<file path="flow/design.v">
`timescale 1ns/100ps
module mult_stage( input clock, reset, start, nuke, 
		   input [63:0] product_in, mplier_in, mcand_in,
		   output logic done,
		   output logic [63:0] product_out, mplier_out, mcand_out
		  );
	logic [63:0] prod_in_reg, partial_prod_reg;
	logic [63:0] partial_product, next_mplier, next_mcand;
	assign product_out = prod_in_reg + partial_prod_reg;
	assign partial_product = mplier_in[7:0] * mcand_in;
	assign next_mplier = {8'b0,mplier_in[63:8]};
	assign next_mcand = {mcand_in[55:0],8'b0};
	always_ff @(posedge clock) begin
		prod_in_reg      <= product_in;
		partial_prod_reg <= partial_product;
		mplier_out       <= next_mplier;
		mcand_out        <= next_mcand;
	end
	always_ff @(posedge clock) begin
		if(reset)
			done <= 1'b0;
		else if(nuke)
			done <= 1'b0;
		else
			done <= start;
	end
endmodule
`timescale 1ns/100ps
module mult(	input clock, reset, nuke, 
		input [63:0] mcand, mplier,
		input start,
		output [63:0] product,
		output done
	   );
  	logic [63:0] mcand_out, mplier_out;
  	logic [(7*64)-1:0] internal_products, internal_mcands, internal_mpliers;
  	logic [6:0] internal_dones;
	mult_stage mstage [7:0]  (
		.clock(clock),
		.reset(reset),
		.nuke(nuke), 
		.product_in({internal_products,64'h0}),
		.mplier_in({internal_mpliers,mplier}),
		.mcand_in({internal_mcands,mcand}),
		.start({internal_dones,start}),
		.product_out({product,internal_products}),
		.mplier_out({mplier_out,internal_mpliers}),
		.mcand_out({mcand_out,internal_mcands}),
		.done({done,internal_dones})
	);
endmodule
</file>
<file path="flow/run.sh">
#!/bin/bash
# the make line also repeats each setting of config.mk as NAME=value (left out here)
make -C /OpenROAD-flow-scripts/flow DESIGN_CONFIG=/design/flow/config.mk WORK_HOME=/design/flow/orfs CLKGATE_MAP_FILE= finish
</file>
<file path="flow/config.mk">
export PLATFORM = sky130hd
export DESIGN_NAME = mult
export DESIGN_NICKNAME = mult
export VERILOG_FILES = /design/flow/design.v
export SDC_FILE = /design/flow/constraint.sdc
export NUM_CORES = 4
export LEC_CHECK = 0
export CAP_MARGIN = 20
export CORE_MARGIN = 2
export CORE_UTILIZATION = 72
export PLACE_DENSITY_LB_ADDON = 0.01
export SETUP_SLACK_MARGIN = 1.6
export SLEW_MARGIN = 20
</file>
<file path="flow/constraint.sdc">
create_clock -name core_clock -period 5.75 [get_ports {clock}]
set_input_delay 1.1500 -clock core_clock [delete_from_list [all_inputs] [get_ports {clock}]]
set_output_delay 1.1500 -clock core_clock [all_outputs]
set_load 0.01 [all_outputs]
</file>
==> results of run 1 <==
==> metrics by stage <==
step	power (mW)	instance area (sq um)
2_1_floorplan	43.23	95370
3_3_place_gp	55.14	101800
3_5_place_dp	56.55	101800
4_1_cts	67.05	108100
5_1_grt	77.11	110800
6_report	72.73	110800
==> metal layers <==
layer  track usage  vias to the layer above  share of wire
met5             0                        -        0.00048
met4        0.2388                       22          0.076
met3       0.05871                     1045          0.080
met2        0.6427                     3458           0.49
met1        0.4449                    35430           0.36
li1              -                    30990              -
==> area by class of cell <==
class | count | area (sq um)
Multi-Input combinational cell | 6699 | 67560
Sequential cell | 1192 | 24070
Fill cell | 6918 | 18830
Timing Repair Buffer | 885 | 8258
Inverter | 1262 | 4737
Clock buffer | 141 | 3072
Tap cell | 1742 | 2180
Clock inverter | 72 | 919.6
Antenna cell | 6 | 15.01
==> repair_timing <==
action,in CTS,in global routing
buffers inserted,91,87
resized,408,459
gates cloned,6,7
pin swaps,189,361
hold buffers,0,0
setup endpoints to repair,212,222
==> commit_impl_results.txt, run 1 <==
Log flow metrics for this revision

- The run finished, with violations left.
* Violated checks: negative setup slack
* Weighted congestion at the end of routability-driven global placement: 0.9549
- The longest clock path from root to sink contains 3 buffers.
- Of the total synthesized cell area, the portion taken by full adders, half adders and majority gates is 0.3832.
- The worst register-to-register path ends at mstage[2].partial_prod_reg[63].
- TritonCTS built the clock tree.
- Global routing finished with a remaining overflow of 0.
- Summed over all combinational cells, the power is 51.5 mW.
* Tightest hold margin: 299.1 ps
- In this run the count of I/O pins placed on the die edge is 197.
- Total number of nets in the final design: 12300
- Portion of synthesized cell area occupied by the leading cell type: 0.3076
* IO Port Bufs: 196
- STA classifies the critical path startpoint as an input port.
- In the synthesized netlist the async set-or-reset flop fraction comes to 0.
- For this design the static power due to leakage is 51.40 nW.
- Summing over every cut layer, the via total after detailed routing is 70950.
- The cell-mix breakdown from Yosys lists the XOR/XNOR area share as 0.04929.
- The cell family contributing the most delay on the critical path is adder cells.
- Number of global-route vias before repair: 74810
* Worst hold stages: 0
- Clock root buffer master: clkbuf_16
* Highest Clock Rate: 172.5 MHz
* Max stage delay cell, worst path: fa_2
- Per the OpenROAD power report, switching power amounts to 33.52 mW.
- Library cell with the highest instance count after synthesis: and2_1
* Hold crit path type: register to register
* Reg-to-Reg Start: mstage[1].mplier_out[3]
* Fraction of the core area occupied by cells at floorplan: 0.7263
- Setup repair after global routing could not meet its margin everywhere.
- The detailed placer reported the number of placed instances as 11590.
- In the post-route analysis, the smallest setup slack over all paths is -47.64 ps.
- Antenna violations before repair: 21
* Simple-gate share of the synthesized area: 0.1665
* First-pass GRT wire length: 391800 microns
* Number of enable flip-flop cells: 0
- Setup crit end kind: register
* Number of cell rows: 132
- The worst setup path is of the input port to register kind.
- Final period util: 1.008
* Number of vias per cell: 5.913
- For the final routed database, the setup TNS stands at -158.8 ps.
- Group drawing the most power: combinational cells
* Largest stage delay, worst path: 590 ps
- Proportion of total power due to net switching: 0.4609
* Largest net degree at the start of global routing: 57
- Tally of OpenROAD warnings: 34
* Final core utilization: 0.8547
- Top non-seq family: adder cells
- Hold Crit Start: mstage[6].prod_in_reg[27]
- Sorting the synthesized cells by how often they occur yields and2_1, fa_1, inv_1, dfxtp_1, nand2_1.
* Net count of the mapped netlist: 11590
* Register-to-register setup slack: 210 ps
- The commonest register cell is dfxtp_1.
- The die covers 0.1337 sq mm.
- The synthesized netlist handed to floorplanning was reported with a cell count of 9442.
- Worst path arrival time: 6450 ps
* Number of standard cells in the final layout excluding fillers: 12000
* AND-OR/OR-AND share of the synthesized area: 0.08333
- The critical path ends at mstage[0].partial_prod_reg[63].
* DRC violation count after routing: 0
- In the final run the clock tree shows a worst skew of 53.31 ps.
- Number of buffers and inverters on the critical path: 5
- From synthesis to final layout, the design area changed by 17.68%.
- Drt wl/cell: 21.77 microns
- OpenSTA lists the critical path startpoint as mplier[4].
- The timing report gives the clock slew at the launch and capture registers of the worst setup and hold paths as 60 ps.
- Place WS: -1114 ps
* VDD IR max: 384.2 uV
- Flop+latch power: 13.3 mW
- According to the timing report, the data required time at the worst endpoint equals 6410 ps.
- Average size of a mapped cell: 9.973 sq um
* Max-slew headroom at the worst pin: 0.1151
* Crit path cell chain: buf_8 > buf_12 > buf_6 > buf_8 > and2_1 > fa_1 > fa_2 > fa_1 > fa_2 > ha_4 > o21ai_0 > nand2b_1 > o2111ai_4 > o211ai_1 > a21oi_2 > nor4_4 > o21ai_1 > buf_4 > nand2_4 > a221o_1 > a31oi_1 > xnor2_1
- In this run the power density over the cells is 656.3 mW/mm^2.
- CTS built an H-tree with a depth of 3.
- The final timing report lists a hold violation count of 0.
* Placeable core region: 0.1296 sq mm
* Cell Int Power: 39.21 mW
* Setup violators final: 4
- Routed wire length: 261300 microns
- Die X: 365.7 microns
- The share of the Yosys chip area taken by registers is 0.2534.
- The number of different library cells used by synthesis comes to 79.
* CP Depth: 22
- Post-layout min period: 5798 ps
- DRC marker count from the first detailed-route iteration: 5554
* Hold Path End: mstage[7].prod_in_reg[27]
- Pins over their slew limit in the final report were tallied at 0.
* Part of the total power dissipated in the clock network: 0.109
- The die is 365.7 microns tall.
* Yosys cell count: 9442
* Latest clock arrival within the worst-skew pair: 770 ps
* Biggest area consumer among synthesized cells: fa_1
- After synthesis, the cell types taking the most area are fa_1, dfxtp_1, and2_1.
* Slew at the pin with the worst max-slew slack: 1313 ps
- The global routing report lists combined usage of all routing layers as 0.3760.
- The power report attributes to the combinational group a share of 0.709.
- The report counts max-capacitance violations totalling 0.
* Chip area in the Yosys report: 0.09417 sq mm
- Mapped cell area: 0.09417 sq mm
* Mux cell area share after synthesis: 0.0002126
- CTS saw 1192 sinks.
* Part of the total power dissipated in sequential elements: 0.182
* Total iterations of the first detailed-routing run: 6
- Ys flops: 1192
- Total half-perimeter wirelength after legalization and detailed placement: 183200 microns
- Per the post-route antenna check, the number of violating nets is 0.
* Crit-path max FO: 7
- Warnings, synthesis: 1
- Counting cells, the worst reg-to-reg path comes to 22.
- Counting the buffers created by CTS gives 112.
- In this run, power in the clock network comes to 7.93 mW.
==> run 2, diff against run 1 <==
Settings changed: CAP_MARGIN 20 to 15, PLACE_DENSITY_LB_ADDON 0.01 to default, SETUP_SLACK_MARGIN 1.6 to default.
Clock period 5.75 ns to 4.56 ns, I/O delays scaled along.
==> run 2 against run 1 <==
Compared with the run above: the layout still fails its checks (negative setup slack); non-clock buffer count up 643; largest cell class unchanged; cell area up 4.2%; final cell count grew 5.5%; clock skew increased by 57 ps; sequential share of layout area shrank 0.96 points; clock-buffer cell count fell by 4; critical path type is now register to register; register-to-register slack lost 1500 ps; clock power up 36%; sequential power rose by 26%.
==> commit_impl_results.txt, run 2 <==
Log flow metrics for this revision

* Number of vias per cell: 6.052 (+2.4%)
- The main area contributors are fa_1, dfxtp_1, and2_1.
- CP Capture Point: mstage[2].partial_prod_reg[62]
- The count of fill cells added during filler insertion is 5754 (-17%).
* Logic power comb: 70.1 mW (+36%)
- Portion of synthesized cell area occupied by the leading cell type: 0.3076 (unchanged)
- The met3 capacity usage during global routing was 0.08049 (+0.02178).
- Mux cell area share after synthesis: 0.0002126 (unchanged)
- The xor and xnor area share after synthesis was 0.04929 (unchanged).
- Worst endpoint required time: 5290 ps (-1120 ps)
* Leakage power summed over all cells: 54.71 nW (+6.4%)
- AND-OR/OR-AND share of the synthesized area: 0.08333 (unchanged)
* Group drawing the most power: combinational cells
* Register-to-Register Path Depth: 22 (unchanged)
- Place WS: -2159 ps (-1045 ps)
* Number of global-route vias before repair: 81630 (+9.1%)
* Hold crit path type: register to register
- Subtracting the final worst setup slack from the clock period gives 5873 ps.
- The run did not pass the layout checks because of negative setup slack.
- Looking at the reg2reg group, the worst path starts from mstage[1].mplier_out[2].
* Clock Skew: 109.9 ps (+56.58 ps)
* Clk power: 10.8 mW (+36%)
- Max-slew headroom at the worst pin: 0.3173 (+0.2021)
- Chip Height: 365.7 microns (unchanged)
- The floorplan utilization was 0.7263 (unchanged).
* Largest net degree at the start of global routing: 32 (-44%)
- The final antenna-violating net count is 0 (unchanged).
- The count of H-tree levels built during CTS came to 3 (unchanged).
- The max-cap violation count is 0 (unchanged).
- Biggest area consumer among synthesized cells: fa_1
* Share of flip-flops with an asynchronous set or reset: 0 (unchanged)
- The cell row count is 132 (unchanged).
* PnR worst setup slack: -1313 ps (-1266 ps)
- Tally of OpenROAD warnings: 32 (-5.9%)
- The launch point of the critical path was reported as mstage[1].mplier_out[2].
- The final-stage net count came to 12950 (+5.3%).
- The largest fanout of any net on the critical path was 5 (-2).
- Number of buffers and inverters on the critical path: 5 (unchanged)
* CP Depth: 22 (unchanged)
- Number of pins exceeding their max-slew limit in the final report: 0 (unchanged)
* Worst hold stages: 0 (unchanged)
* Cell Int Power: 53.37 mW (+36%)
- The number of cells in the yosys synthesis report is 9442 (unchanged).
* Number of cells after detailed placement: 12250 (+5.7%)
* First-pass GRT wire length: 433700 microns (+11%)
* Total iterations of the first detailed-routing run: 8 (+2)
- Latest clock arrival within the worst-skew pair: 840 ps (+70 ps)
- The overflow left after global routing came to 0 (unchanged).
- Setup tns final: -102420 ps (-102260 ps)
- Chip area in the Yosys report: 0.09417 sq mm (unchanged)
* Result of the run: finished with violations
- Cell count after synthesis: 9442 (unchanged)
- Total global-route track usage: 0.4199 (+0.04390)
- The detailed-route wire length came to 295500 microns (+13%).
- The die area was 0.1337 sq mm (unchanged).
* DRC marker count from the first detailed-route iteration: 6666 (+20%)
* Slew at the pin with the worst max-slew slack: 1017 ps (-296.6 ps)
- The area fraction in and, or, nand and nor cells after synthesis is 0.1665 (unchanged).
* Number of hold buffers added after CTS: 0 (unchanged)
* Placeable core region: 0.1296 sq mm (unchanged)
- Setup violators final: 175 (+171)
* CTS tree: built
- The global routing usage on met2 is 0.7196 (+0.07695).
- The synthesized net count was 11590 (unchanged).
- Maximum count of clock buffers along a single path: 3 (unchanged)
- The internal reg-to-reg setup slack came to -1310 ps (-1520 ps).
- The number of sinks handled by clock tree synthesis is 1192 (unchanged).
- Top delay family on crit path: AND-OR/OR-AND gates
- The count of distinct cell types in the synthesized netlist is 79 (unchanged).
* Setup CP Type: register to register
- Sequential cell area fraction in the yosys report: 0.2534 (unchanged)
* Antenna violations before repair: 16 (-24%)
* Proportion of total power due to net switching: 0.4538 (-0.007063)
- The flow reports an fmax of 170.3 MHz.
- Logic gate share of total power: 0.718 (+0.009)
* Design area: 0.1155 sq mm (+4.2%)
* GRT Max-Usage Layer: met2
- The maximum single-stage delay on the critical path came to 580 ps (about the same).
- The half-perimeter wire length after detailed placement is 197900 microns (+8.0%).
- Hold Crit Start: mstage[3].prod_in_reg[18]
- Mapped cell area: 0.09417 sq mm (unchanged)
* Vias: 76600 (+8.0%)
- Clock root buffer master: clkbuf_16
- Weighted congestion at the end of routability-driven global placement: 0.9614 (+0.68%)
- The slowest stage of the critical path is the o211ai_1 cell.
- The total power per unit cell area was 845.9 mW/mm^2 (+29%).
- Number of enable flip-flop cells: 0 (unchanged)
* Part of the total power dissipated in the clock network: 0.111 (+0.002)
* Drt wl/cell: 23.35 microns (+7.2%)
- STA classifies the critical path endpoint as a register.
- Number of buffers added by the clock tree synthesis step: 119 (+6.3%)
- The sequential-cell power consumption came to 16.7 mW (+26%).
- Post-layout total power: 97.71 mW (+34%)
- Startpoint type of the worst setup path: register
- Clock-pin slew of the registers on the worst-case setup and hold paths: 70 ps (about the same)
- The synthesis run shows the most used standard cells to be and2_1, fa_1, inv_1, dfxtp_1, nand2_1.
- VDD IR max: 519.5 uV (+35%)
- The critical path data arrival time came to 6600 ps (+150 ps).
- For the worst reg-to-reg path, the endpoint reported by OpenROAD is mstage[2].partial_prod_reg[62].
* Part of the total power dissipated in sequential elements: 0.171 (-0.011)
- Warnings, synthesis: 1 (unchanged)
- The switching power of the nets is 44.34 mW (+32%).
- RSZ-0062 raised after global routing: true
* Number of endpoints with negative hold slack in the final report: 0 (unchanged)
* DRC violation count after routing: 0 (unchanged)
* Ys flops: 1192 (unchanged)
- The total I/O pin count came to 197 (unchanged).
- The final critical-path share of the clock period came to 1.288 (+0.2798).
- Cell Area, Placed: 0.1071 sq mm (+5.1%)
* Library cell with the highest instance count after synthesis: and2_1
* Hold Path End: mstage[4].prod_in_reg[18]
* Number of standard cells in the final layout excluding fillers: 12660 (+5.5%)
- Die X: 365.7 microns (unchanged)
* Average size of a mapped cell: 9.973 sq um (unchanged)
- Per STA, the worst path is made up of buf_12 > buf_6 > and2_4 > fa_2 > fa_2 > fa_1 > inv_1 > fa_1 > inv_2 > ha_4 > o21a_1 > o211ai_1 > nor2_1 > a21oi_4 > a21oi_2 > o211ai_1 > buf_4 > a21o_4 > a31oi_4 > a221o_1 > a221oi_2 > xnor2_1.
- Top non-seq family: adder cells
* Area overhead of the layout relative to synthesis: 22.66%
- IO Port Bufs: 196 (unchanged)
- The met1 usage is 0.4623 (+0.01740).
* Prevailing post-synth register cell: dfxtp_1
* Post-synthesis share of cell area spent on full adders, half adders and majority gates: 0.3832 (unchanged)
==> run 2: timing repair <==
item / 4_1_cts / 5_1_grt
resized: 493 / 240
pin swaps: 234 / 215
setup buffers: 96 / 81
cloned: 14 / 0
endpoints found under the setup margin: 180 / 187
==> run 2: per-stage QoR <==
stage	hold slack, ps	utilization
2_1_floorplan	308.9	-
3_3_place_gp	309.5	0.8258
3_5_place_dp	312.1	0.8258
4_1_cts	295.6	0.8803
5_1_grt	301.8	0.8908
6_report	280.1	0.8909
==> run 2: cell type report <==
type / count / area, sq um / share of cell area
repair buffers: 1528 / 13150 / 0.1138
clock buffers: 137 / 3136 / 0.02715
flip-flops and latches: 1192 / 23980 / 0.2076
inverters: 1262 / 4737 / 0.04101
multi-input cells: 6699 / 67090 / 0.5809
well taps: 1742 / 2180 / 0.01887
diodes: 11 / 27.53 / 0.0002383
clock inverters: 85 / 1206 / 0.01044
==> run 2: routing by layer <==
| metal | wire length [microns] | up-vias | part of all wire |
|---|---|---|---|
| met5 | 94 | - | 0.00032 |
| met4 | 29870 | 14 | 0.10 |
| met3 | 26550 | 1868 | 0.090 |
| met2 | 141800 | 4966 | 0.48 |
| met1 | 97210 | 37420 | 0.33 |
| li1 | - | 32330 | - |
==> run 3, diff against run 2 <==
Settings changed: CAP_MARGIN 15 to 20, CORE_UTILIZATION 72 to 70.
Clock period 4.56 ns to 5.59 ns, I/O delays scaled along.
==> run 3 against run 2 <==
Compared with the run above: the layout still fails its checks (negative setup slack); wire length decreased by 22%; hold slack improved by 20 ps; non-clock buffer count down 587; final cell count decreased by 4.5%; clock power shrank 21%; register-to-register slack improved by 1300 ps; cell area is 5.8% lower; critical path depth did not move; first-iteration DRC count is 35% lower; sequential share of layout area rose by 1.2 points; clock skew down 30 ps; total power is 30% lower; critical path type unchanged; critical endpoint is now mstage[1].partial_prod_reg[62]; largest cell class unchanged.
==> commit_impl_results.txt, run 3 <==
Log flow metrics for this revision

* Setup tns final: -56.25 ps (+102360 ps)
* Tally of OpenROAD warnings: 32 (unchanged)
* Routed Antenna Nets: 0 (unchanged)
* Portion of synthesized cell area occupied by the leading cell type: 0.3076 (unchanged)
- The number of sinks handled by clock tree synthesis was 1192 (unchanged).
- Crit path cell chain: buf_12 > buf_12 > and2_1 > fa_1 > fa_1 > fa_1 > inv_1 > fa_1 > inv_1 > ha_1 > and3_4 > buf_4 > nand4_1 > or2_2 > o211a_4 > a211o_4 > nand2_4 > a21oi_2 > buf_4 > o211ai_1 > a311oi_2 > xnor2_1
- Reg-to-Reg Start: mstage[0].mplier_out[2]
- The number of standard cells after synthesis is 9442 (unchanged).
- Prevailing post-synth register cell: dfxtp_1
- The total clock buffers created by CTS was 121 (+1.7%).
- The xor and xnor area share after synthesis was 0.04929 (unchanged).
- GRT Max-Usage Layer: met2
- The critical path buffer and inverter count came to 6 (+1).
- For reference, the top cells by area after synthesis are fa_1, dfxtp_1, and2_1.
- The routability congestion estimate from global placement came to 0.9985 (+3.9%).
- Design area: 0.1088 sq mm (-5.8%)
- Leakage power summed over all cells: 51.39 nW (-6.1%)
- The routed length per placed instance came to 19.07 microns (-18%).
- The number of hold violations in the final report is 0 (unchanged).
- The achievable clock frequency is 177.8 MHz (+4.4%).
* Total global-route track usage: 0.3352 (-0.08470)
* Total congestion overflow after global routing: 0 (unchanged)
- The cell that appears most often on the critical path is fa_1.
- Setup crit end kind: register
- Net count of the mapped netlist: 11590 (unchanged)
- The number of flops mapped to enable cells by yosys is 0 (unchanged).
* Latest clock arrival within the worst-skew pair: 790 ps (-50 ps)
* Most common library cells after synthesis: and2_1, fa_1, inv_1, dfxtp_1, nand2_1
- Setup violators final: 3 (-98%)
- The synthesized area is 0.09417 sq mm (unchanged).
- Clk power: 8.58 mW (-21%)
- Cell Int Power: 38.71 mW (-27%)
- Logic power comb: 46.5 mW (-34%)
- The total I/O pin count is 197 (unchanged).
- Vias: 68080 (-11%)
- Met2 layer usage reported by global route: 0.5908 (-0.1288)
- The data required time at the worst endpoint is 6190 ps (+900 ps).
* Die X: 370.8 microns (+1.4%)
- The met3 capacity usage during global routing was 0.04721 (-0.03328).
* Hold crit path type: register to register
- Share of flip-flops with an asynchronous set or reset: 0 (unchanged)
* RSZ-0062 raised after global routing: true
* Worst hold stages: 0 (unchanged)
- Top delay family on crit path: adder cells
- The met1 usage is 0.4114 (-0.05089).
- The critical path in this run is classified as register to register.
* DRC violation count after routing: 0 (unchanged)
- Cell Area, Placed: 0.1028 sq mm (-4.0%)
- By instance count, the leading cell after synthesis is and2_1.
* Group drawing the most power: combinational cells
* Total half-perimeter wirelength after legalization and detailed placement: 178600 microns (-9.7%)
- The critical path's slowest stage uses the library cell fa_1.
- According to the timing report, the critical path is launched from mstage[0].mplier_out[2].
- Part of the total power dissipated in the clock network: 0.125 (+0.014)
- The area fraction in and, or, nand and nor cells after synthesis came to 0.1665 (unchanged).
- The detailed-route wire length is 230600 microns (-22%).
- The port buffer count came to 196 (unchanged).
- Flop+latch power: 13.5 mW (-19%)
- The initial antenna violation count was 2 (-14).
- First-pass GRT wire length: 367100 microns (-15%)
- Number of cell rows: 134 (+1.5%)
- Startpoint type of the worst setup path: register
* MaxCap Viol Count: 0 (unchanged)
- The post-layout total power came to 68.60 mW (-30%).
- The violation count after the first detailed-route iteration was 4352 (-35%).
- Number of global-route vias before repair: 73310 (-10%)
* Logic gate share of total power: 0.678 (-0.040)
- Crit-path max FO: 14 (+9)
- TritonCTS built the clock tree.
- Average size of a mapped cell: 9.973 sq um (unchanged)
- In this run the most critical hold path is launched from mstage[5].prod_in_reg[21].
- The pin count of the biggest net entering global routing was 40 (+25%).
- The portion of total power attributed to sequential cells was 0.197 (+0.026).
* Worst reg2reg endpoint: mstage[1].partial_prod_reg[62]
- Chip Height: 370.8 microns (+1.4%)
* Hold Path End: mstage[6].prod_in_reg[21]
- Number of pins exceeding their max-slew limit in the final report: 0 (unchanged)
* Clock-pin slew of the registers on the worst-case setup and hold paths: 70 ps (about the same)
* Placeable core region: 0.1335 sq mm (+2.9%)
* Total number of nets in the final design: 12370 (-4.5%)
- Of all cell types, the one taking the most synthesized area is fa_1.
- Worst path arrival time: 6230 ps (-370 ps)
- The slew at the pin closest to its max-slew limit is 833.3 ps (-183.4 ps).
- Mux cell area share after synthesis: 0.0002126 (unchanged)
- Final period util: 1.006 (-0.2818)
- Top non-seq family: adder cells
* AND-OR/OR-AND share of the synthesized area: 0.08333 (unchanged)
* PnR worst setup slack: -34.80 ps (+1279 ps)
- Post-synthesis share of cell area spent on full adders, half adders and majority gates: 0.3832 (unchanged)
* Number of hold buffers added after CTS: 0 (unchanged)
- Tightest hold margin: 299.9 ps (+19.76 ps)
- VDD IR max: 417.0 uV (-20%)
* Number of cells after detailed placement: 11820 (-3.6%)
- # H-tree levels: 3 (unchanged)
* Violated checks: negative setup slack
* Max-slew headroom at the worst pin: 0.4386 (+0.1213)
* Area overhead of the layout relative to synthesis: 15.50%
* Proportion of total power due to net switching: 0.4357 (-0.01811)
* Power Dens Cells: 630.8 mW/mm^2 (-25%)
* Warnings, synthesis: 1 (unchanged)
* Number of standard cells in the final layout excluding fillers: 12090 (-4.5%)
* Number of vias per cell: 5.631 (-7.0%)
- Largest stage delay, worst path: 500 ps (-80 ps)
- The internal reg-to-reg setup slack came to -30 ps (+1280 ps).
- The path length in cells of the critical path came to 22 (unchanged).
- The minimum clock period after layout is 5625 ps (-248.6 ps).
* Ys flops: 1192 (unchanged)
* Place WS: -1250 ps (+909.0 ps)
* Result of the run: finished with violations
- The worst clock skew is 79.90 ps (-29.98 ps).
- The maximum number of buffers from clock root to sink was 3 (unchanged).
- The cell depth of the worst flop-to-flop path is 22 (unchanged).
- The fraction of the yosys area taken by sequential cells is 0.2534 (unchanged).
- The final design utilization came to 0.8149 (-0.07598).
- The chip area estimate from yosys synthesis came to 0.09417 sq mm (unchanged).
* Netlist cell types: 79 (unchanged)
- CP Capture Point: mstage[1].partial_prod_reg[62]
- The tree is rooted in a clkbuf_16.
- Sw power: 29.89 mW (-33%)
- The length of the first detailed-routing pass in iterations is 7 (-1).
- The floorplan utilization is 0.7056 (-0.02073).
* Yosys cell count: 9442 (unchanged)
* Area of the chip: 0.1375 sq mm (+2.8%)
## run 3: timing repair
action / in CTS / in global routing
pin swaps: 42 / 148
hold endpoints to repair: 0 / 0
resized: 136 / 267
gates cloned: 1 / 8
endpoints found under the setup margin: 52 / 59
setup buffers: 11 / 30
## run 3: final cells by class
cell class | count | area, sq um
Multi-Input combinational cell | 6699 | 65330
Fill cell | 8258 | 24700
Sequential cell | 1192 | 23920
Timing Repair Buffer | 941 | 8219
Inverter | 1262 | 4737
Clock buffer | 150 | 3327
Tap cell | 1768 | 2212
Clock inverter | 76 | 1011
Antenna cell | 2 | 5.005
## run 3: metal layers
| layer | vias to the layer above | wire [microns] |
|---|---|---|
| met1 | 33890 | 89760 |
| met3 | 645 | 13720 |
| li1 | 31120 | - |
| met2 | 2427 | 115300 |
| met4 | 2 | 11810 |
| met5 | - | 7 |
==> run 4, diff against run 3 <==
Settings changed: ABC_AREA from default to 0, CAP_MARGIN 20 to 35, CORE_ASPECT_RATIO from default to 1.63, CORE_UTILIZATION 70 to 72, CTS_CLUSTER_SIZE from default to 38, GPL_TIMING_DRIVEN from default to 1, PLACE_DENSITY_LB_ADDON from default to 0.04.
Clock period 5.59 ns to 4.68 ns, I/O delays scaled along.
==> run 4 against run 3 <==
Compared with the run above: area after synthesis unchanged; synthesized cell count unchanged; the flow now stops in global routing (5_1_grt); die area decreased by 2.7%.
==> commit_impl_results.txt, run 4 <==
Record implementation results from latest flow run

* Result of the run: stopped before the end
* Failing step: global routing (5_1_grt)
* First error line in the log: [ERROR GRT-0116] Global routing finished with congestion. Check the congestion regions in the DRC Viewer.
- Fraction of the core area occupied by cells at floorplan: 0.7241 (+0.01853)
- Net count of the mapped netlist: 11590 (unchanged)
- IO Port Bufs: 196 (unchanged)
- The total I/O pin count is 197 (unchanged).
- The cell sitting at the root of the clock tree is a clkbuf_16.
* Total congestion overflow after global routing: 21
- The synthesized area is 0.09417 sq mm (unchanged).
- The mux contribution to synthesized area is 0.0002126 (unchanged).
* Sequential cell area fraction in the yosys report: 0.2534 (unchanged)
- Chip area in the Yosys report: 0.09417 sq mm (unchanged)
* Area of the chip: 0.1338 sq mm (-2.7%)
- The main area contributors are fa_1, dfxtp_1, and2_1.
* Maximum count of clock buffers along a single path: 3 (unchanged)
- The fraction of post-synthesis cell area in the top cell type by area was 0.3076 (unchanged).
* Sink Count: 1192 (unchanged)
* Cell count after synthesis: 9442 (unchanged)
* Simple-gate share of the synthesized area: 0.1665 (unchanged)
- The area of the core region was 0.1300 sq mm (-2.6%).
- Grouping non-sequential cells by family puts the most area in adder cells.
* Number of hold buffers added after CTS: 0 (unchanged)
- The synthesized flop and latch total was 1192 (unchanged).
- The routability congestion estimate from global placement was 1.118 (+12%).
- Number of cell rows: 169 (+26%)
- Number of cells after detailed placement: 12270 (+3.8%)
* Area fraction in xor and xnor cells: 0.04929 (unchanged)
- The cell type that accounts for the most area after synthesis is fa_1.
- Library cell with the highest instance count after synthesis: and2_1
* Share of flip-flops with an asynchronous set or reset: 0 (unchanged)
- Most common library cells after synthesis: and2_1, fa_1, inv_1, dfxtp_1, nand2_1
* Total global-route track usage: 0.6553
- Prevailing post-synth register cell: dfxtp_1
- The number of flops mapped to enable cells by yosys is 0 (unchanged).
- The overall die width is 287.3 microns (-23%).
* Post-synthesis share of cell area spent on full adders, half adders and majority gates: 0.3832 (unchanged)
* Total half-perimeter wirelength after legalization and detailed placement: 241400 microns (+35%)
* Number of buffers added by the clock tree synthesis step: 109 (-9.9%)
- Netlist cell types: 79 (unchanged)
- Cell Area, Placed: 0.1075 sq mm (+4.5%)
- Chip Height: 465.7 microns (+26%)
- Warnings, synthesis: 1 (unchanged)
- The number of cells in the yosys synthesis report was 9442 (unchanged).
* AND-OR/OR-AND share of the synthesized area: 0.08333 (unchanged)
- The synthesized area per cell came to 9.973 sq um (unchanged).
- # H-tree levels: 3 (unchanged)
run 4: routing by layer:
layer  GRT overflow  track usage
met1              0       0.5789
met3              2       0.4348
met4             11       0.7368
met5              1       0.1815
met2              7       0.9134
run 4: repair_timing:
action,CTS
setup buffers,111
endpoints found under the setup margin,180
gates cloned,17
gates resized,695
pin swaps,327
run 4: stage by stage:
step | power, mW | worst slack (ps) | TNS (ps)
global placement | 77.01 | -2112 | -152460
floorplan | 52.87 | -889.1 | -23020
CTS | 95.05 | -1080 | -67240
detailed placement | 79.58 | -2202 | -164470
==> run 5, diff against run 4 <==
Settings changed: ABC_AREA 0 to default, CAP_MARGIN 35 to 20, CORE_ASPECT_RATIO 1.63 to default, CORE_UTILIZATION 72 to 40, CTS_CLUSTER_SIZE 38 to default, GPL_TIMING_DRIVEN 1 to default, PLACE_DENSITY_LB_ADDON 0.04 to default.
Clock period 4.68 ns to 5.15 ns, I/O delays scaled along.
==> run 5 against run 4 <==
Compared with the run above: now fails the layout checks on negative setup slack; die area increased by 79%; synthesized cell count did not move; area after synthesis did not move.
==> commit_impl_results.txt, run 5 <==
Log flow metrics for this revision

- Worst path arrival time: 6110 ps
* AND-OR/OR-AND share of the synthesized area: 0.08333 (unchanged)
- TritonCTS built the clock tree.
- Main area contributors: fa_1, dfxtp_1, and2_1
- The worst setup timing slack at the placement stage came to -1623 ps (+578.4 ps).
- The analysis reports a worst IR drop on VDD of 517.8 uV.
* Critical path startpoint: mplier[5]
- Number of cell rows: 178 (+5.3%)
* Maximum count of clock buffers along a single path: 3 (unchanged)
* Worst endpoint required time: 5800 ps
- Area overhead of the layout relative to synthesis: 23.92%
* Number of endpoints with negative hold slack in the final report: 0
* Register-to-register setup slack: -250 ps
- Worst reg2reg endpoint: mstage[1].partial_prod_reg[62]
* Number of hold buffers added after CTS: 0 (unchanged)
* Biggest area consumer among synthesized cells: fa_1
- The critical path contains buffers and inverters numbering 6 combined.
* Die X: 489.2 microns (+70%)
- The xor and xnor area share after synthesis came to 0.04929 (unchanged).
- Part of the total power dissipated in sequential elements: 0.182
- Leakage power summed over all cells: 54.28 nW
* Antenna violations before repair: 5
* Worst hold stages: 0
- The synthesized area is 0.09417 sq mm (unchanged).
* Result of the run: finished with violations
- Headroom to the max-slew limit came out at 0.4115.
* Crit path cell chain: buf_8 > buf_12 > and2_4 > fa_1 > fa_1 > fa_1 > inv_2 > fa_1 > inv_2 > ha_4 > a21o_1 > or3_4 > o2111ai_4 > o211ai_1 > a21oi_2 > nor4_4 > o21ai_1 > buf_4 > nand2_4 > a221o_1 > buf_4 > xor2_1
* Fillers: 21410
- The mux contribution to synthesized area was 0.0002126 (unchanged).
- The largest part of the power goes to combinational cells.
* Number of buffers added by the clock tree synthesis step: 141 (+29%)
- Of the total power, the clock network draws 0.131.
- CP Depth: 22
* Routed wire length: 243900 microns
- The run reported a max-capacitance violation count of 0.
- Area of the chip: 0.2393 sq mm (+79%)
- The synthesized flop and latch total is 1192 (unchanged).
* Hold Crit Start: mstage[0].partial_prod_reg[37]
- Drt wl/cell: 17.53 microns
* Tally of OpenROAD warnings: 30
- Overall routing resource usage recorded by global route was 0.2035.
* Setup violators final: 41
- Max stage delay cell, worst path: fa_1
* Netlist cell types: 79 (unchanged)
- Setup repair after global routing could not meet its margin everywhere.
* Setup tns final: -5731 ps
* DRC violation count after routing: 0
- Hold crit path type: register to register
- Number of enable flip-flop cells: 0 (unchanged)
- Design area: 0.1167 sq mm
- The number of standard cells after synthesis is 9442 (unchanged).
* Latest clock arrival within the worst-skew pair: 800 ps
- Total half-perimeter wirelength after legalization and detailed placement: 191900 microns (-21%)
- Prevailing post-synth register cell: dfxtp_1
- Clock Skew: 49.28 ps
- At the pin with the least slew margin, the transition time is 876.5 ps.
- The area fraction in and, or, nand and nor cells after synthesis was 0.1665 (unchanged).
- Average size of a mapped cell: 9.973 sq um (unchanged)
* Top Ports: 197 (unchanged)
- Proportion of total power due to net switching: 0.4275
* Power Dens Cells: 689.5 mW/mm^2
- Summed over all nets, the switching power comes to 34.40 mW.
- After the first detailed-routing iteration, the DRC count stood at 2970.
- The share of total power dissipated in combinational logic is 0.687.
- Setup crit end kind: register
- The number of global-route vias before repair was 74140.
* Number of vias per cell: 4.905
- The commonest cells after synthesis are and2_1, fa_1, inv_1, dfxtp_1, nand2_1.
- Total congestion overflow after global routing: 0
* Weighted congestion at the end of routability-driven global placement: 0.9343 (-16%)
- The adder and majority cell fraction of the synthesized area came to 0.3832 (unchanged).
* CP Capture Point: mstage[0].partial_prod_reg[55]
- The run did not pass the layout checks because of negative setup slack.
- For this block, the via count after detailed routing is 68240.
* Number of pins exceeding their max-slew limit in the final report: 0
- Hold Path End: mstage[1].prod_in_reg[37]
* Share of flip-flops with an asynchronous set or reset: 0 (unchanged)
- Post-layout min period: 5459 ps
- For the worst flop-to-flop path, the logic depth is 21.
- The fraction of the yosys area taken by sequential cells came to 0.2534 (unchanged).
* Largest stage delay, worst path: 520 ps
- The number of cells in the yosys synthesis report came to 9442 (unchanged).
- PnR worst setup slack: -309.0 ps
- Logic area: 0.06694 sq mm
- Net count of the mapped netlist: 11590 (unchanged)
- Total iterations of the first detailed-routing run: 7
- The port buffer count came to 196 (unchanged).
- Final period util: 1.060
- Routed Antenna Nets: 0
- Placeable core region: 0.2347 sq mm (+81%)
- Flop+latch power: 14.7 mW
* Chip Height: 489.2 microns (+5.0%)
* Warnings, synthesis: 1 (unchanged)
- The first global-routing pass estimated 389800 microns of wire.
- The count of H-tree levels built during CTS was 4 (+1).
* Chip area in the Yosys report: 0.09417 sq mm (unchanged)
- Per report_power, the Clock row totals 10.5 mW.
- For reference, the clock transition at the flip-flops on the worst setup and hold paths is 60 ps.
- Reg-to-Reg Start: mstage[0].mplier_out[4]
- After the last flow step, the layout net total stands at 12790.
- In the power breakdown, the internal column shows 46.07 mW.
- Highest Clock Rate: 183.2 MHz
- Startpoint type of the worst setup path: input port
- Logic power comb: 55.3 mW
* Setup CP Type: input port to register
- Top non-seq family: adder cells
* Clock root buffer master: clkbuf_16
- Flop area: 0.02397 sq mm
- Cell with the most instances on the worst path: fa_1
- Sink Count: 1192 (unchanged)
* Library cell with the highest instance count after synthesis: and2_1
* Portion of synthesized cell area occupied by the leading cell type: 0.3076 (unchanged)
- In this run the worst path has a maximum fanout of 7.
- Fraction of the core area occupied by cells at floorplan: 0.4012 (-0.3230)
* Largest net degree at the start of global routing: 43
* Cell Area, Placed: 0.1072 sq mm (-0.28%)
- In this design, the largest share of critical-path delay is due to adder cells.
run 5: timing repair:
action / 4_1_cts / 5_1_grt
setup buffers: 79 / 64
endpoints found under the setup margin: 114 / 95
pin swaps: 232 / 285
cloned: 17 / 9
resized: 511 / 350
run 5: cell type report:
cell class | instances | area share
antenna | 5 | 0.0001072
clock buffer | 185 | 0.03328
clock inverter | 72 | 0.009425
inverter | 1262 | 0.04062
multi-input combinational | 6699 | 0.5737
sequential | 1192 | 0.2054
tap | 3150 | 0.03378
timing repair buffer | 1348 | 0.1037
run 5: stage by stage:
stage | cells | utilization | power, mW | hold WS [ps]
after floorplan | 9442 | - | 47.19 | 309.6
after global placement | 13510 | 0.4565 | 63.70 | 311.6
after detailed placement | 13510 | 0.4565 | 64.62 | 312.1
after CTS | 13860 | 0.4896 | 78.36 | 292.9
after global routing | 13910 | 0.4971 | 87.22 | 307.2
final | 13910 | 0.4971 | 80.46 | 294.7
run 5: layer usage:
layer,share of wire,track usage
met5,0.000053,0
met4,0.035,0.06678
met3,0.044,0.02702
met2,0.50,0.3600
met1,0.42,0.2552
==> run 6, diff against run 5 <==
Settings changed: ABC_AREA from default to 1, CAP_MARGIN 20 to 35, CORE_ASPECT_RATIO from default to 1.0, CORE_UTILIZATION 40 to 70, CTS_CLUSTER_DIAMETER from default to 138, CTS_CLUSTER_SIZE from default to 16, GPL_TIMING_DRIVEN from default to 1, PLACE_DENSITY_LB_ADDON from default to 0.28.
Clock period 5.15 ns to 3.99 ns, I/O delays scaled along.
==> run 6 against run 5 <==
Compared with the run above: the flow now stops in global routing (5_1_grt); area after synthesis grew 18%; synthesized cell count increased by 64%; die area down 32%.
==> commit_impl_results.txt, run 6 <==
Record implementation results from latest flow run

* Placeable core region: 0.1580 sq mm (-33%)
- In the synthesized netlist, the cells that appear most often are nand2_1, inv_1, fa_1, dfxtp_1, nor2_1.
- The biggest area contributor in the post-synthesis netlist is fa_1.
- The commonest register cell is dfxtp_1.
- The proportion of synthesized flip-flops having asynchronous set or reset came to 0 (unchanged).
* Sequential cell area fraction in the yosys report: 0.2146 (-0.03885)
- The number of cells in the yosys synthesis report was 15510 (+64%).
- For reference, the top logic cell family by area is adder cells.
* Net count of the mapped netlist: 17650 (+52%)
* Main area contributors: fa_1, dfxtp_1, nand2_1
* Maximum count of clock buffers along a single path: 3 (unchanged)
- The cell row count came to 146 (-18%).
- Number of cells after detailed placement: 18650 (+38%)
* First error line in the log: [ERROR GRT-0116] Global routing finished with congestion. Check the congestion regions in the DRC Viewer.
- Result of the run: stopped before the end
* Weighted congestion at the end of routability-driven global placement: 1.117 (+20%)
- IO Port Bufs: 196 (unchanged)
- The number of synthesis warnings was 1 (unchanged).
* AND-OR/OR-AND share of the synthesized area: 0.04101 (-0.04233)
* Die X: 402.6 microns (-18%)
- It got as far as global routing (5_1_grt) and failed there.
* Netlist cell types: 47 (-41%)
- Cell count after synthesis: 15510 (+64%)
- The count of H-tree levels built during CTS is 3 (-1).
* Sink Count: 1192 (unchanged)
- Chip Height: 402.6 microns (-18%)
* Clock root buffer master: clkbuf_16
- Total half-perimeter wirelength after legalization and detailed placement: 332200 microns (+73%)
- Number of enable flip-flop cells: 0 (unchanged)
- The fraction of post-synthesis cell area in the top cell type by area is 0.2605 (-0.04716).
- Ys flops: 1192 (unchanged)
- Library cell with the highest instance count after synthesis: nand2_1
* Total global-route track usage: 0.6371
- Area of the chip: 0.1621 sq mm (-32%)
* Chip area in the Yosys report: 0.1112 sq mm (+18%)
- Per the GRT congestion report, total overflow comes to 7.
- The mux contribution to synthesized area is 0 (-0.0002126).
- The total clock buffers created by CTS was 86 (-39%).
- Mapped cell area: 0.1112 sq mm (+18%)
- Place WS: -1280 ps (+343.5 ps)
* Post-synthesis share of cell area spent on full adders, half adders and majority gates: 0.3245 (-0.05875)
* Top Ports: 197 (unchanged)
- The area fraction in and, or, nand and nor cells after synthesis came to 0.2365 (+0.07002).
- Average size of a mapped cell: 7.173 sq um (-28%)
* Fraction of the core area occupied by cells at floorplan: 0.7039 (+0.3027)
- Area fraction in xor and xnor cells: 0.02496 (-0.02433)
* Cell Area, Placed: 0.1270 sq mm (+19%)
-- run 6: repair_timing --
action / in CTS
hold buffers: 0
setup buffers: 36
endpoints found under the setup margin: 228
gates cloned: 6
pin swaps: 78
gates resized: 437
-- run 6: metal layers --
layer,overflow,GRT usage
met1,0,0.6794
met2,2,0.8391
met3,1,0.4094
met4,4,0.5774
met5,0,0.1567
==> run 7, diff against run 6 <==
Settings changed: ABC_AREA 1 to default, CAP_MARGIN 35 to 20, CORE_ASPECT_RATIO 1.0 to default, CORE_UTILIZATION 70 to 64, CTS_CLUSTER_DIAMETER 138 to default, CTS_CLUSTER_SIZE 16 to default, GPL_TIMING_DRIVEN 1 to default, PLACE_DENSITY_LB_ADDON 0.28 to default.
Clock period 3.99 ns to 7.72 ns, I/O delays scaled along.
==> run 7 against run 6 <==
Compared with the run above: now clean on timing, DRC and antenna; synthesized cell count down 39%; area after synthesis down 15%; die area down 7.3%.
==> commit_impl_results.txt, run 7 <==
Log flow metrics for this revision

- Tally of OpenROAD warnings: 29
- Sw power: 19.95 mW
- IO Port Bufs: 196 (unchanged)
- Portion of synthesized cell area occupied by the leading cell type: 0.3076 (+0.04716)
- Library cell with the highest instance count after synthesis: and2_1
- The timing report lists the critical path depth as 23 cells.
* Group drawing the most power: combinational cells
- The count of distinct cell types in the synthesized netlist is 79 (+68%).
- The worst setup path is launched from an input port.
- Tightest hold margin: 317.1 ps
- Number of vias per cell: 5.530
* Met1 track demand over resource: 0.3811
- For met2 alone, demand over resource in global routing was 0.5115.
* Warnings, synthesis: 1 (unchanged)
- The cell row count is 140 (-4.1%).
- Number of setup buffers added after CTS: 0 (-100%)
- The share of total power dissipated in the clock network is 0.147.
- Clock-pin slew of the registers on the worst-case setup and hold paths: 60 ps
- Number of buffers and inverters on the critical path: 6
- Total congestion overflow after global routing: 0
- The synthesized area came to 0.09417 sq mm (-15%).
- Number of hold buffers added after CTS: 0 (unchanged)
- First-pass GRT wire length: 357700 microns
- Number of endpoints with negative hold slack in the final report: 0
- Setup violators final: 0
- The final timing report lists clock skew as 42.89 ps.
* Power Dens Cells: 440.0 mW/mm^2
- Flop+latch power: 9.83 mW
* Clock root buffer master: clkbuf_16
- Placeable core region: 0.1459 sq mm (-7.7%)
- Max-slew headroom at the worst pin: 0.2838
* CTS tree: built
- Cell internal power was estimated by the tool at 25.21 mW.
- Vias: 64120
- Total half-perimeter wirelength after legalization and detailed placement: 171900 microns (-48%)
- The count of H-tree levels built during CTS came to 4 (+1).
* Mux cell area share after synthesis: 0.0002126 (+0.0002126)
- The final layout contains 11720 nets.
* Largest stage delay, worst path: 510 ps
- Main area contributors: fa_1, dfxtp_1, and2_1
- Proportion of total power due to net switching: 0.4418
- Fillers: 11250
* Biggest area consumer among synthesized cells: fa_1
* CP Capture Point: mstage[0].partial_prod_reg[63]
- For flop-to-flop paths, the worst setup slack is 1100 ps.
- Reg-to-Reg Start: mstage[1].mplier_out[5]
- Cell with the most instances on the worst path: fa_1
- Register-to-Register Path Depth: 20
* AND-OR/OR-AND share of the synthesized area: 0.08333 (+0.04233)
* Setup CP Type: input port to register
* Number of buffers added by the clock tree synthesis step: 132 (+53%)
- The floorplan utilization came to 0.6454 (-0.05849).
- Worst hold stages: 0
- Number of pins exceeding their max-slew limit in the final report: 0
* Slew at the pin with the worst max-slew slack: 1073 ps
- The later pin in the worst-skew pair is clocked with a latency of 810 ps.
- Post-layout min period: 6955 ps
- Looking at the critical path, the highest net fanout was 20.
- Number of global-route vias before repair: 68960
* Die X: 387.6 microns (-3.7%)
- The kind of cell with the highest combined delay along the critical path is adder cells.
- Number of enable flip-flop cells: 0 (unchanged)
- Largest net degree at the start of global routing: 48
- The global routing report lists met3 layer usage as 0.04346.
- Of the total power, combinational logic draws 0.636.
* Setup crit end kind: register
- DRC violation count after routing: 0
- Weighted congestion at the end of routability-driven global placement: 0.9190 (-18%)
- The power report puts the leakage power at 47.91 nW.
* Max stage delay cell, worst path: clkdlybuf4s50_1
* Hold crit path type: register to register
* Yosys cell count: 9442 (-39%)
* Worst path arrival time: 7600 ps
- Drt wl/cell: 18.86 microns
- Routed wire length: 218700 microns
- The die area was 0.1502 sq mm (-7.3%).
* Prevailing post-synth register cell: dfxtp_1
* Setup tns final: 0 ps
- Final period util: 0.9008
- Area fraction in xor and xnor cells: 0.04929 (+0.02433)
- Crit path cell chain: clkdlybuf4s50_1 > buf_12 > and2_1 > fa_1 > fa_1 > fa_1 > inv_1 > fa_1 > inv_1 > ha_1 > a21o_1 > or3_1 > o2111ai_1 > o211ai_1 > a21oi_1 > buf_4 > nor4_1 > buf_4 > o21ai_0 > nand2_1 > a221o_1 > a31oi_1 > xnor2_1
* Result of the run: timing/DRC/antenna clean
* MaxCap Viol Count: 0
- The power report attributes to the sequential group a share of 0.218.
- Worst reg2reg endpoint: mstage[2].partial_prod_reg[62]
- The adder and majority cell fraction of the synthesized area was 0.3832 (+0.05875).
* Net count of the mapped netlist: 11590 (-34%)
* Top Ports: 197 (unchanged)
* Critical path startpoint: mplier[3]
- Total iterations of the first detailed-routing run: 5
* Most common library cells after synthesis: and2_1, fa_1, inv_1, dfxtp_1, nand2_1
* Ys flops: 1192 (unchanged)
* Total global-route track usage: 0.2987
- Area overhead of the layout relative to synthesis: 9.001%
* Cell resize tally after clock tree synthesis: 0 (-100%)
- STA shows the worst min-delay path finishing at mstage[1].mplier_out[12].
- The fraction of the yosys area taken by sequential cells came to 0.2534 (+0.03885).
- Timing would allow up to 143.8 MHz.
- Chip area in the Yosys report: 0.09417 sq mm (-15%)
* Logic power comb: 28.7 mW
* VDD IR max: 254.8 uV
- The layer flagged by global routing as most heavily used is met2.
* Average size of a mapped cell: 9.973 sq um (+39%)
- The initial antenna violation count is 2.
* Sink Count: 1192 (unchanged)
* RSZ-0062 raised after global routing: false
- The floorplan die height came to 387.6 microns (-3.7%).
- The count of nets left with antenna violations once routing finished came out at 0.
* Simple-gate share of the synthesized area: 0.1665 (-0.07002)
- Hold Crit Start: mstage[0].mplier_out[20]
- Worst endpoint required time: 8360 ps
* Clk power: 6.62 mW
- The number of standard cells after synthesis is 9442 (-39%).
* Maximum count of clock buffers along a single path: 3 (unchanged)
* Share of flip-flops with an asynchronous set or reset: 0 (unchanged)
- The detailed router finished its first iteration with 3235 violations.
- Top non-seq family: adder cells
-- run 7: through the flow --
stage | instances | utilization | worst slack, ps | power [mW] | instance area (sq um)
after global routing | 11590 | 0.7034 | 545.0 | 49.13 | 102600
final | 11600 | 0.7035 | 765.5 | 45.17 | 102600
after CTS | 11590 | 0.7034 | 859.3 | 45.20 | 102600
after floorplan | 9442 | - | 1092 | 31.23 | 94170
after detailed placement | 11350 | 0.6713 | 45.57 | 38.27 | 97950
after global placement | 11350 | 0.6713 | 31.85 | 37.68 | 97950
-- run 7: final cells by class --
cell class | instances | area, sq um | share of cell area
inverter | 1262 | 4737 | 0.04615
clock inverter | 72 | 1042 | 0.01015
tap | 1917 | 2399 | 0.02337
antenna | 2 | 5.005 | 0.00004876
clock buffer | 169 | 3645 | 0.03551
timing repair buffer | 282 | 2673 | 0.02604
multi-input combinational | 6699 | 64270 | 0.6262
sequential | 1192 | 23870 | 0.2326
-- run 7: layer usage --
| layer | share of wire | wire length, microns |
|---|---|---|
| met5 | 0.000037 | 8 |
| met1 | 0.42 | 91180 |
| met3 | 0.055 | 12000 |
| met2 | 0.49 | 106300 |
| met4 | 0.042 | 9188 |
==> run 8, diff against run 7 <==
Settings changed: ABC_AREA from default to 1, CAP_MARGIN 20 to 35, CORE_ASPECT_RATIO from default to 1.0, CORE_UTILIZATION 64 to 72, CTS_CLUSTER_DIAMETER from default to 210, CTS_CLUSTER_SIZE from default to 16, GPL_TIMING_DRIVEN from default to 1, HOLD_SLACK_MARGIN from default to 0.29, PLACE_DENSITY_LB_ADDON from default to 0.28, SETUP_SLACK_MARGIN from default to -0.38.
Clock period 7.72 ns to 3.86 ns, I/O delays scaled along.
==> run 8 against run 7 <==
Compared with the run above: the run now fails in global routing (5_1_grt); die area up 4.9%; area after synthesis up 18%; synthesized cell count up 64%.
==> commit_impl_results.txt, run 8 <==
Record implementation results from latest flow run

- Fraction of the core area occupied by cells at floorplan: 0.7237 (+0.07830)
- First error line in the log: [ERROR GRT-0116] Global routing finished with congestion. Check the congestion regions in the DRC Viewer.
- The number of flops mapped to enable cells by yosys is 0 (unchanged).
* Ys flops: 1192 (unchanged)
- The tree is rooted in a clkbuf_16.
- The number of sinks handled by clock tree synthesis is 1192 (unchanged).
- Post-synthesis share of cell area spent on full adders, half adders and majority gates: 0.3245 (-0.05875)
- Share of flip-flops with an asynchronous set or reset: 0 (unchanged)
* Number of cells after detailed placement: 18620 (+64%)
- Die X: 397.0 microns (+2.4%)
- Placeable core region: 0.1537 sq mm (+5.3%)
* Netlist cell types: 47 (-41%)
- The routability congestion estimate from global placement was 1.113 (+21%).
* Prevailing post-synth register cell: dfxtp_1
- Mapped cell area: 0.1112 sq mm (+18%)
* Simple-gate share of the synthesized area: 0.2365 (+0.07002)
- Chip Height: 397.0 microns (+2.4%)
- Sequential cell area fraction in the yosys report: 0.2146 (-0.03885)
- Biggest area consumer among synthesized cells: fa_1
* Top non-seq family: adder cells
* Most common library cells after synthesis: nand2_1, inv_1, fa_1, dfxtp_1, nor2_1
- Maximum count of clock buffers along a single path: 3 (unchanged)
- Net count of the mapped netlist: 17650 (+52%)
* IO Port Bufs: 196 (unchanged)
* Cell Area, Placed: 0.1267 sq mm (+29%)
- Library cell with the highest instance count after synthesis: nand2_1
- The global route stage reports its total congestion overflow as 1438.
- Total global-route track usage: 0.8311
- Number of cell rows: 144 (+2.9%)
- Portion of synthesized cell area occupied by the leading cell type: 0.2605 (-0.04716)
- Area fraction in xor and xnor cells: 0.02496 (-0.02433)
* AND-OR/OR-AND share of the synthesized area: 0.04101 (-0.04233)
- Number of hold buffers added after CTS: 0 (unchanged)
- Top Ports: 197 (unchanged)
- The mux contribution to synthesized area was 0 (-0.0002126).
* Result of the run: stopped before the end
- The count of H-tree levels built during CTS came to 3 (-1).
- Average size of a mapped cell: 7.173 sq um (-28%)
- The worst setup timing slack at the placement stage is -1453 ps (-1499 ps).
* Yosys cell count: 15510 (+64%)
* Cell count after synthesis: 15510 (+64%)
* Main area contributors: fa_1, dfxtp_1, nand2_1
- Area of the chip: 0.1576 sq mm (+4.9%)
- The half-perimeter wire length after detailed placement is 343400 microns (+100%).
* Warnings, synthesis: 1 (unchanged)
- Number of buffers added by the clock tree synthesis step: 84 (-36%)
- Failing step: global routing (5_1_grt)
- Chip area in the Yosys report: 0.1112 sq mm (+18%)
[run 8: metal layers]
metal  GRT usage  overflow
met5      0.4715         2
met1      0.8209        99
met4      0.8273       488
met2      0.9643       760
met3      0.7218        89
[run 8: timing repair]
action                                  CTS
cloned                                   10
pin swaps                               215
endpoints found under the setup margin  214
setup buffers                            52
gates resized                           685
==> run 9, diff against run 8 <==
Settings changed: ABC_AREA 1 to 0, CORE_UTILIZATION 72 to 70, CTS_CLUSTER_DIAMETER 210 to default, HOLD_SLACK_MARGIN 0.29 to default, SETUP_SLACK_MARGIN -0.38 to default.
Clock period 3.86 ns to 4.87 ns, I/O delays scaled along.
==> run 9 against run 8 <==
Compared with the run above: the layout now fails its checks (negative setup slack); area after synthesis down 15%; synthesized cell count down 39%; die area down 13%.
==> commit_impl_results.txt, run 9 <==
Log flow metrics for this revision

- Result of the run: finished with violations
- A clean result was blocked by negative setup slack.
* Post-layout total power: 91.01 mW
- Power Dens Cells: 790.8 mW/mm^2
- Total congestion overflow after global routing: 0
* Latest clock arrival within the worst-skew pair: 790 ps
- DRC violation count after routing: 0
- Sw power: 41.70 mW
- The placed cell count came to 12140 (-35%).
- Startpoint type of the worst setup path: register
* Register-to-register setup slack: -1100 ps
- The report gives the cell count of the worst hold path as 0.
- Across every metal layer, demand over resource in global routing totals 0.3968.
* Final period util: 1.226
- # H-tree levels: 3 (unchanged)
- Critical path startpoint: mstage[0].mcand_out[14]
- Per STA, the library cell used most along the worst path is fa_1.
- Warnings, synthesis: 1 (unchanged)
- Total iterations of the first detailed-routing run: 7
- Yosys cell count: 9442 (-39%)
- Number of buffers and inverters on the critical path: 5
* Placeable core region: 0.1335 sq mm (-13%)
- The total I/O pin count was 197 (unchanged).
* First-pass GRT wire length: 425800 microns
* Part of the total power dissipated in the clock network: 0.109
- Main area contributors: fa_1, dfxtp_1, and2_1
- Die X: 370.8 microns (-6.6%)
- The xor and xnor area share after synthesis came to 0.04929 (+0.02433).
- The most common cell in the synthesized netlist is and2_1.
- Mux cell area share after synthesis: 0.0002126 (+0.0002126)
- Logic area: 0.06749 sq mm
- Clock Skew: 57.17 ps
- The area growth from synthesis to layout is 22.22%.
* Cell Int Power: 49.32 mW
- Cell count after synthesis: 9442 (-39%)
- The floorplan utilization was 0.7056 (-0.01806).
- Setup crit end kind: register
* Group drawing the most power: combinational cells
- The smallest clock period supported by the final layout is computed as 5971 ps.
- Counting instances in the post-synthesis netlist gives the leading cell types as and2_1, fa_1, inv_1, dfxtp_1, nand2_1.
- The synthesized net count came to 11590 (-34%).
- Register-to-Register Path Depth: 20
- Warnings raised by the tools during the run amount to 30.
- IR analysis of the VDD net gives a maximum drop of 552.3 uV.
* Flop+latch power: 15.6 mW
- Proportion of total power due to net switching: 0.4581
- Chip area in the Yosys report: 0.09417 sq mm (-15%)
- In the routed layout, each cell is associated on average with a via count of 6.086.
- The synthesized area came to 0.09417 sq mm (-15%).
- The initial antenna violation count is 16.
- Top delay family on crit path: adder cells
* Sink Count: 1192 (unchanged)
- The synthesized flop and latch total came to 1192 (unchanged).
* IO Port Bufs: 196 (unchanged)
* Area of the chip: 0.1375 sq mm (-13%)
- Number of standard cells in the final layout excluding fillers: 12550
- Per the synthesis report, the dominant area consumer among library cells is fa_1.
- The share of synthesized cell area in and-or and or-and compound cells is 0.08333 (+0.04233).
- Number of global-route vias before repair: 81280
* Largest stage delay, worst path: 530 ps
* DRC marker count from the first detailed-route iteration: 6866
* Reg-to-Reg Start: mstage[0].mcand_out[14]
- Worst reg2reg endpoint: mstage[1].partial_prod_reg[62]
- Number of pins exceeding their max-slew limit in the final report: 0
- The maximum number of buffers from clock root to sink came to 3 (unchanged).
- The count of distinct cell types in the synthesized netlist came to 79 (+68%).
- Routed Antenna Nets: 0
- Vias: 76400
- In this run, power in the clock network comes to 9.92 mW.
- For reference, the critical path is captured by mstage[1].partial_prod_reg[62].
* Routed wire length: 293500 microns
- The fraction of post-synthesis cell area in the top cell type by area came to 0.3076 (+0.04716).
- After synthesis, the largest family of logic cells by area is adder cells.
* Slew at the pin with the worst max-slew slack: 1032 ps
- The worst setup timing slack at the placement stage is -1867 ps (-413.7 ps).
* Chip Height: 370.8 microns (-6.6%)
- The area fraction in and, or, nand and nor cells after synthesis is 0.1665 (-0.07002).
* Highest Clock Rate: 167.5 MHz
- Max stage delay cell, worst path: dfxtp_1
- The critical path in this run is classified as register to register.
- The power report lists the combinational group at 65.5 mW.
* Worst path arrival time: 6630 ps
- Total number of nets in the final design: 12820
- Hold Path End: mstage[1].mplier_out[15]
- The required time at the worst endpoint is listed as 5530 ps.
* Max-slew headroom at the worst pin: 0.3069
- The script extracted a total leakage power of 54.19 nW.
- After detailed routing, the average wire length per cell comes to 23.38 microns.
- STA lists the startpoint of the worst hold path as mstage[0].mplier_out[23].
- TritonCTS built the clock tree.
- The cell row count was 134 (-6.9%).
- Weighted congestion at the end of routability-driven global placement: 0.9678 (-13%)
- Largest net degree at the start of global routing: 32
- PnR worst setup slack: -1101 ps
* Prevailing post-synth register cell: dfxtp_1
- Setup violators final: 128
- Endpoints failing hold in the final report were tallied at 0.
- Average size of a mapped cell: 9.973 sq um (+39%)
- MaxCap Viol Count: 0
* CP Depth: 20
* Fillers: 6204
- The critical path goes through buf_4 > and2_1 > fa_1 > fa_1 > fa_1 > inv_1 > fa_1 > inv_1 > ha_1 > buf_4 > buf_4 > nand2_1 > or2_4 > o211a_4 > a211o_1 > nand2_2 > a21oi_4 > o211ai_1 > a311oi_1 > xnor2_1.
* Clock-pin slew of the registers on the worst-case setup and hold paths: 70 ps
- The total clock buffers created by CTS came to 119 (+42%).
* Share of flip-flops with an asynchronous set or reset: 0 (unchanged)
- RSZ-0062 raised after global routing: true
- Number of hold buffers added after CTS: 0 (unchanged)
- Per the CTS log, the root buffer master is clkbuf_16.
- Flop area: 0.02404 sq mm
- Total half-perimeter wirelength after legalization and detailed placement: 192700 microns (-44%)
* Post-synthesis share of cell area spent on full adders, half adders and majority gates: 0.3832 (+0.05875)
* Hold crit path type: register to register
* Crit-path max FO: 7
* Logic gate share of total power: 0.720
* Part of the total power dissipated in sequential elements: 0.171
* Sequential cell area fraction in the yosys report: 0.2534 (+0.03885)
- The number of flops mapped to enable cells by yosys came to 0 (unchanged).
[run 9: stage by stage]
step           instance area [sq um]  utilization  TNS, ps  hold WS, ps
2_1_floorplan                  95010            -   -14010        308.9
3_3_place_gp                  105700       0.7923   -91780        309.5
3_5_place_dp                  105700       0.7923  -102250        312.1
4_1_cts                       112800       0.8451   -22320        285.2
5_1_grt                       115100       0.8623   -64340        286.7
6_report                      115100       0.8624   -54610        288.4
[run 9: timing repair]
action	4_1_cts	5_1_grt
gates resized	544	397
endpoints found under the setup margin	146	141
buffers inserted	111	87
gates cloned	9	6
pin swaps	296	335
[run 9: final cells by class]
class / count / area share
Sequential cell: 1192 / 0.2088
Tap cell: 1768 / 0.01922
Timing Repair Buffer: 1400 / 0.1072
Antenna cell: 8 / 0.0001739
Multi-Input combinational cell: 6699 / 0.5864
Clock buffer: 157 / 0.02903
Inverter: 1262 / 0.04122
Clock inverter: 68 / 0.007958
[run 9: metal layers]
metal  up-vias  GRT usage  part of all wire
met4        14     0.2673             0.094
met3      1837    0.07867             0.095
met1     37360     0.4452              0.33
li1      32040          -                 -
met2      5149     0.6844              0.48
met5         -          0           0.00045
==> run 10, diff against run 9 <==
Settings changed: ABC_AREA 0 to 1, CAP_MARGIN 35 to 20, CORE_ASPECT_RATIO 1.0 to default, CORE_UTILIZATION 70 to 72, CTS_CLUSTER_DIAMETER from default to 230, CTS_CLUSTER_SIZE 16 to 22, GPL_TIMING_DRIVEN 1 to default, HOLD_SLACK_MARGIN from default to 0.3, PLACE_DENSITY_LB_ADDON 0.28 to 0.03, SETUP_SLACK_MARGIN from default to -0.24.
Clock period 4.87 ns to 3.72 ns, I/O delays scaled along.
==> run 10 against run 9 <==
Compared with the run above: die area is 15% higher; synthesized cell count is 64% higher; area after synthesis is 18% higher; the flow now stops in global routing (5_1_grt).
==> commit_impl_results.txt, run 10 <==
Record implementation results from latest flow run

- The flow did not finish.
- The flow halted during global routing (5_1_grt).
- The first error in the log reads "[ERROR GRT-0116] Global routing finished with congestion. Check the congestion regions in the DRC Viewer".
- The xor and xnor area share after synthesis came to 0.02496 (-0.02433).
- The count of distinct cell types in the synthesized netlist came to 47 (-41%).
* Average size of a mapped cell: 7.173 sq um (-28%)
* Share of flip-flops with an asynchronous set or reset: 0 (unchanged)
- The maximum number of buffers from clock root to sink was 3 (unchanged).
- IO Port Bufs: 196 (unchanged)
- The count of H-tree levels built during CTS was 2 (-1).
- The cell row count is 144 (+7.5%).
- Clock root buffer master: clkbuf_16
* Yosys cell count: 15510 (+64%)
- The die area is 0.1576 sq mm (+15%).
- The floorplan utilization was 0.7237 (+0.01806).
* Number of enable flip-flop cells: 0 (unchanged)
- The area of the core region was 0.1537 sq mm (+15%).
- Sink Count: 1192 (unchanged)
* Total global-route track usage: 0.8092
- The half-perimeter wire length after detailed placement is 323500 microns (+68%).
* Total congestion overflow after global routing: 1907
- The synthesized flop and latch total is 1192 (unchanged).
- The fraction of post-synthesis cell area in the top cell type by area came to 0.2605 (-0.04716).
- Library cell with the highest instance count after synthesis: nand2_1
* Net count of the mapped netlist: 17650 (+52%)
- Die X: 397.0 microns (+7.1%)
* Top non-seq family: adder cells
- Weighted congestion at the end of routability-driven global placement: 1.121 (+16%)
- Post-synthesis share of cell area spent on full adders, half adders and majority gates: 0.3245 (-0.05875)
* Main area contributors: fa_1, dfxtp_1, nand2_1
- The number of standard cells after synthesis is 15510 (+64%).
- The mux contribution to synthesized area is 0 (-0.0002126).
- The number of synthesis warnings was 1 (unchanged).
* Sequential cell area fraction in the yosys report: 0.2146 (-0.03885)
* Top Ports: 197 (unchanged)
* Simple-gate share of the synthesized area: 0.2365 (+0.07002)
* Most common library cells after synthesis: nand2_1, inv_1, fa_1, dfxtp_1, nor2_1
- Cell Area, Placed: 0.1261 sq mm (+19%)
- Mapped cell area: 0.1112 sq mm (+18%)
- The total clock buffers created by CTS came to 60 (-50%).
- AND-OR/OR-AND share of the synthesized area: 0.04101 (-0.04233)
* Chip area in the Yosys report: 0.1112 sq mm (+18%)
- The largest total area in the synthesized netlist belongs to fa_1.
- The floorplan die height came to 397.0 microns (+7.1%).
- Prevailing post-synth register cell: dfxtp_1
## run 10: layer usage
metal,GRT usage,GRT overflow
met1,0.8036,61
met2,0.9568,1167
met3,0.6765,79
met4,0.8035,595
met5,0.4428,5
## run 10: what timing repair did
action,in CTS
hold endpoints to repair,9
gates resized,1839
cloned,39
pin swaps,760
setup endpoints to repair,227
setup buffers,207
hold buffers,9
## run 10: stage by stage
step	instances	setup WS [ps]	power (mW)
detailed placement	18560	-1634	118.7
global placement	18560	-1453	115.7
floorplan	15510	-678.0	78.48
CTS	18830	-834.8	142.0
Power figures rest on the tool's default switching activity, not on a simulated workload.
